==> flow/design.v <==
module ACTIVEPRO (
    input       RESET,
    input       SYS_CLOCK,                
    output reg  ACTIVE_DATA ,             
    output reg  ACTIVE_CLOCK,             
    input [511:0] ACTIVE_MESSAGE,         
    input [5:0] ACTIVE_CHANNEL,           
    input  ACTIVE_WR                      
    );
    reg [63:0][7:0] ACTIVE_MESSAGE_LATCHED; 
    reg [7:0] MESSAGE_LENGTH;
    reg [14:0] state;
    wire clockstate;
    wire [2:0] bitcount;
    wire [7:0] bytecount;
    assign clockstate = state[0];
    assign bitcount[2:0] = state[3:1];
    assign bytecount[7:0] = state[11:4];
    wire [7:0] FIRST_BYTE;
    assign FIRST_BYTE = 8'h7F;
    wire [7:0] SECOND_BYTE;
    assign SECOND_BYTE = (ACTIVE_CHANNEL & 8'h3F) | 8'h40;
    reg [7:0] clock_divider;
    reg [7:0] NEW_LENGTH;
    always @*
    begin
        NEW_LENGTH = 8'd66;
        for (int x = 63; x >= 1; x--)
            if (ACTIVE_MESSAGE[8*x +: 8] == 8'h0)
                NEW_LENGTH = x + 2;         
    end
    always @ (posedge SYS_CLOCK)
    begin
        if (RESET)
        begin
            state <= 0;
            ACTIVE_CLOCK <= 0;
            ACTIVE_DATA <= 0;
        end
        else
        begin
            if (state)
            begin
                state <= state + 1;
                if (clockstate == 1)    
                begin
                    ACTIVE_CLOCK <= 0;
                    if (bytecount == 0)
                        ACTIVE_DATA <= FIRST_BYTE[7-bitcount];
                    else if (bytecount == 1)
                        ACTIVE_DATA <= SECOND_BYTE[7-bitcount];
                    else
                        ACTIVE_DATA <= ACTIVE_MESSAGE_LATCHED[MESSAGE_LENGTH - bytecount - 1][7-bitcount];
                end
                else if (clockstate == 0)  ACTIVE_CLOCK <= 1;
                if (bytecount >= MESSAGE_LENGTH) state <= 0;
            end
            else         
            begin
                if (ACTIVE_WR) 
                begin
                    state <= 1;      
                    ACTIVE_MESSAGE_LATCHED <= ACTIVE_MESSAGE;
                    MESSAGE_LENGTH <= NEW_LENGTH;
                end
            end
        end
    end
endmodule 
==> flow/run.sh <==
#!/bin/bash
# the make line also repeats each setting of config.mk as NAME=value (left out here)
make -C /OpenROAD-flow-scripts/flow DESIGN_CONFIG=/design/flow/config.mk WORK_HOME=/design/flow/orfs CLKGATE_MAP_FILE= finish
==> flow/config.mk <==
export PLATFORM = sky130hd
export DESIGN_NAME = ACTIVEPRO
export DESIGN_NICKNAME = ACTIVEPRO
export VERILOG_FILES = /design/flow/design.v
export SDC_FILE = /design/flow/constraint.sdc
export NUM_CORES = 4
export LEC_CHECK = 0
export ABC_AREA = 1
export CAP_MARGIN = 20
export CORE_MARGIN = 2
export CORE_UTILIZATION = 72
export CTS_CLUSTER_SIZE = 86
export GPL_ROUTABILITY_DRIVEN = 0
export HOLD_SLACK_MARGIN = 0.29
export PLACE_DENSITY = 0.36
export SETUP_SLACK_MARGIN = 0.28
export SLEW_MARGIN = 40
==> flow/constraint.sdc <==
create_clock -name core_clock -period 2.24 [get_ports {SYS_CLOCK}]
set_input_delay 0.4480 -clock core_clock [delete_from_list [all_inputs] [get_ports {SYS_CLOCK}]]
set_output_delay 0.4480 -clock core_clock [all_outputs]
set_load 0.01 [all_outputs]
==> reports/qor.log, run 1 <==
INFO  status         status=aborted with a tool error
INFO  status         last-stage-reached=3_5_place_dp
INFO  status         firstError=[ERROR DPL-0033] detailed placement checks failed during check placement.
INFO  logic_synthesis synth_chip_area=0.0228mm2
INFO  logic_synthesis asyncSetResetFlopFracSynth=0
INFO  logic_synthesis yosys.area_share.adder=0.00637
INFO  floorplanning  die_area=0.0331mm2
INFO  logic_synthesis xor_share=0.00653
INFO  place          buffer_ports.inserted=522
INFO  floorplanning  fp_util=0.726
INFO  logic_synthesis synthesis.yosys.warnings=1
INFO  floorplanning  design.portCount=523
INFO  logic_synthesis netlist_top_cells_area=edfxtp_1, o221ai_1, nand2_1
INFO  logic_synthesis post_synth_instance_area=0.0228mm2
INFO  logic_synthesis synth_nets=2,341
INFO  logic_synthesis most_common_cell=edfxtp_1
INFO  logic_synthesis simple_gate_area_share=0.142
INFO  logic_synthesis synth_flop_count=536
INFO  logic_synthesis yosys.cell_types.count=41
INFO  floorplanning  die.size.y=182um
INFO  logic_synthesis post_synth.cell_area_avg=12.6um2
INFO  floorplanning  placementRows=65
INFO  logic_synthesis top_cell_area_share=0.684
INFO  logic_synthesis enable_flop_cells=519
INFO  logic_synthesis synthTopLogicFamily=simple AND/OR/NAND/NOR gates
INFO  logic_synthesis muxShareOfSynthArea=0
INFO  logic_synthesis netlist_top_cells_count=edfxtp_1, nand2_1, o221ai_1
INFO  logic_synthesis flop_cell=edfxtp_1
INFO  logic_synthesis ys_seq_share=0.699
INFO  logic_synthesis post_synth_inst_count=1,809
INFO  logic_synthesis synth.cellmix.compoundShare=0.123
INFO  floorplanning  die_width=182um
INFO  logic_synthesis synth.largest_area_cell=edfxtp_1
INFO  floorplanning  core-area=0.0314mm2
INFO  logic_synthesis yosys-stat-cells=1,809
-- metrics by stage --
stage | instances | cell area (um2) | power (uW)
global placement | 2882 | 30500 | 14900
floorplan | 1809 | 22900 | 13400
==> inputs of run 2 (changes only) <==
- CAP_MARGIN: 20 -> 15
- CELL_PAD_IN_SITES_DETAIL_PLACEMENT: default -> 0
- CELL_PAD_IN_SITES_GLOBAL_PLACEMENT: default -> 2
- CORE_ASPECT_RATIO: default -> 0.87
- CORE_UTILIZATION: 72 -> 59
- CTS_CLUSTER_DIAMETER: default -> 80
- CTS_CLUSTER_SIZE: 86 -> 80
- GPL_ROUTABILITY_DRIVEN: 0 -> default
- GPL_TIMING_DRIVEN: default -> 0
- HOLD_SLACK_MARGIN: 0.29 -> -0.08
- MAX_ROUTING_LAYER: default -> met4
- MIN_ROUTING_LAYER: default -> met2
- PLACE_DENSITY: 0.36 -> default
- PLACE_DENSITY_LB_ADDON: default -> 0.04
- SETUP_SLACK_MARGIN: 0.28 -> default
- SLEW_MARGIN: 40 -> 35
- TNS_END_PERCENT: default -> 65
- clock period: 2.24 -> 2.73 ns (I/O delays scaled with it)
==> run 2 against run 1 <==
Against the previous run:
- the run fails in 3_3_place_gp
- synthesized area is the same
- die size up 22%
- synthesized cell count unchanged
==> reports/qor.log, run 2 <==
INFO  status         status=aborted with a tool error
INFO  status         last-stage-reached=3_3_place_gp
INFO  status         firstError=[ERROR FLW-0024] Place density exceeds 1.0 (current PLACE_DENSITY_LB_ADDON =  0.04). Please check if the value of  PLACE_DENSITY_LB_ADDON is between 0 and 0.99.
INFO  logic_synthesis simple_gate_area_share=0.142 [unchanged]
INFO  logic_synthesis synthesis.yosys.warnings=1 [unchanged]
INFO  logic_synthesis most_common_cell=edfxtp_1
INFO  logic_synthesis top_cell_area_share=0.684 [unchanged]
INFO  logic_synthesis synth_nets=2,341 [unchanged]
INFO  logic_synthesis synth_chip_area=0.0228mm2 [unchanged]
INFO  floorplanning  core-area=0.0383mm2 [+22%]
INFO  logic_synthesis post_synth.cell_area_avg=12.6um2 [unchanged]
INFO  logic_synthesis synth.largest_area_cell=edfxtp_1
INFO  logic_synthesis post_synth_instance_area=0.0228mm2 [unchanged]
INFO  logic_synthesis yosys-stat-cells=1,809 [unchanged]
INFO  floorplanning  die.size.y=187um [+3.0%]
INFO  logic_synthesis asyncSetResetFlopFracSynth=0 [unchanged]
INFO  logic_synthesis post_synth_inst_count=1,809 [unchanged]
INFO  logic_synthesis flop_cell=edfxtp_1
INFO  floorplanning  design.portCount=523 [unchanged]
INFO  floorplanning  die_width=215um [+18%]
INFO  logic_synthesis netlist_top_cells_count=edfxtp_1, nand2_1, o221ai_1
INFO  logic_synthesis netlist_top_cells_area=edfxtp_1, o221ai_1, nand2_1
INFO  logic_synthesis xor_share=0.00653 [unchanged]
INFO  floorplanning  fp_util=0.595 [-0.131]
INFO  logic_synthesis yosys.area_share.adder=0.00637 [unchanged]
INFO  logic_synthesis synthTopLogicFamily=simple AND/OR/NAND/NOR gates
INFO  floorplanning  placementRows=67 [+3.1%]
INFO  logic_synthesis ys_seq_share=0.699 [unchanged]
INFO  logic_synthesis enable_flop_cells=519 [unchanged]
INFO  logic_synthesis synth.cellmix.compoundShare=0.123 [unchanged]
INFO  logic_synthesis yosys.cell_types.count=41 [unchanged]
INFO  logic_synthesis muxShareOfSynthArea=0 [unchanged]
INFO  logic_synthesis synth_flop_count=536 [unchanged]
INFO  floorplanning  die_area=0.0402mm2 [+22%]
==> inputs of run 3 (changes only) <==
- ABC_AREA: 1 -> default
- CAP_MARGIN: 15 -> 20
- CELL_PAD_IN_SITES_DETAIL_PLACEMENT: 0 -> default
- CELL_PAD_IN_SITES_GLOBAL_PLACEMENT: 2 -> default
- CORE_ASPECT_RATIO: 0.87 -> default
- CORE_UTILIZATION: 59 -> 70
- CTS_CLUSTER_DIAMETER: 80 -> default
- CTS_CLUSTER_SIZE: 80 -> 37
- GPL_ROUTABILITY_DRIVEN: default -> 0
- GPL_TIMING_DRIVEN: 0 -> default
- HOLD_SLACK_MARGIN: -0.08 -> default
- MAX_ROUTING_LAYER: met4 -> default
- MIN_ROUTING_LAYER: met2 -> default
- PLACE_DENSITY_LB_ADDON: 0.04 -> 0.03
- SETUP_SLACK_MARGIN: default -> -0.2
- SLEW_MARGIN: 35 -> 40
- TNS_END_PERCENT: 65 -> default
- clock period: 2.73 -> 2.8 ns (I/O delays scaled with it)
==> run 3 against run 2 <==
Against the previous run:
- the run fails in 4_1_cts
- die size shrank 16%
- synthesized cell count shrank 28%
- synthesized area shrank 0.64%
==> reports/qor.log, run 3 <==
INFO  logic_synthesis post_synth_inst_count=1,301 [-28%]
INFO  logic_synthesis enable_flop_cells=519 [unchanged]
INFO  status         status=aborted with a tool error
INFO  place          placement.setup.worst_slack=-801ps
INFO  logic_synthesis asyncSetResetFlopFracSynth=0 [unchanged]
INFO  logic_synthesis yosys-stat-cells=1,301 [-28%]
INFO  floorplanning  die_area=0.0338mm2 [-16%]
INFO  logic_synthesis ys_seq_share=0.703 [+0.00452]
INFO  logic_synthesis netlist_top_cells_count=edfxtp_1, mux4_2, nor4_1
INFO  floorplanning  fp_util=0.714 [+0.119]
INFO  logic_synthesis synthTopLogicFamily=multiplexers
INFO  logic_synthesis flop_cell=edfxtp_1
INFO  logic_synthesis synth.largest_area_cell=edfxtp_1
INFO  logic_synthesis simple_gate_area_share=0.0834 [-0.0589]
INFO  logic_synthesis post_synth.cell_area_avg=17.4um2 [+38%]
INFO  logic_synthesis synthesis.yosys.warnings=1 [unchanged]
INFO  logic_synthesis post_synth_instance_area=0.0226mm2 [-0.64%]
INFO  logic_synthesis yosys.area_share.adder=0.00641 [+0.0000412]
INFO  floorplanning  design.portCount=523 [unchanged]
INFO  logic_synthesis synth.cellmix.compoundShare=0.0538 [-0.0690]
INFO  place          place_area=0.0295mm2
INFO  place          buffer_ports.inserted=522
INFO  logic_synthesis synth_nets=1,833 [-22%]
INFO  floorplanning  core-area=0.0317mm2 [-17%]
INFO  floorplanning  placementRows=65 [-3.0%]
INFO  logic_synthesis synth_chip_area=0.0226mm2 [-0.64%]
INFO  place          hpwl=65.0mm
INFO  floorplanning  die_width=184um [-14%]
INFO  logic_synthesis yosys.cell_types.count=61 [+49%]
INFO  logic_synthesis xor_share=0.00735 [+0.000816]
INFO  status         last-stage-reached=4_1_cts
INFO  logic_synthesis synth_flop_count=536 [unchanged]
INFO  logic_synthesis top_cell_area_share=0.688 [+0.00442]
INFO  floorplanning  die.size.y=184um [-1.8%]
INFO  logic_synthesis muxShareOfSynthArea=0.130 [+0.130]
INFO  status         firstError=[ERROR DPL-0033] detailed placement checks failed during check placement.
INFO  logic_synthesis netlist_top_cells_area=edfxtp_1, mux4_2, nor4_1
INFO  logic_synthesis most_common_cell=edfxtp_1
## run 3: per-stage QoR
stage	TNS (ps)	util	total power (uW)	instances
3_5_place_dp	-3380	0.931	11900	2315
3_3_place_gp	-1840	0.931	11700	2315
2_1_floorplan	-6339950	-	10700	1301
No activity file was given, so power comes from the tool's default toggle rates.
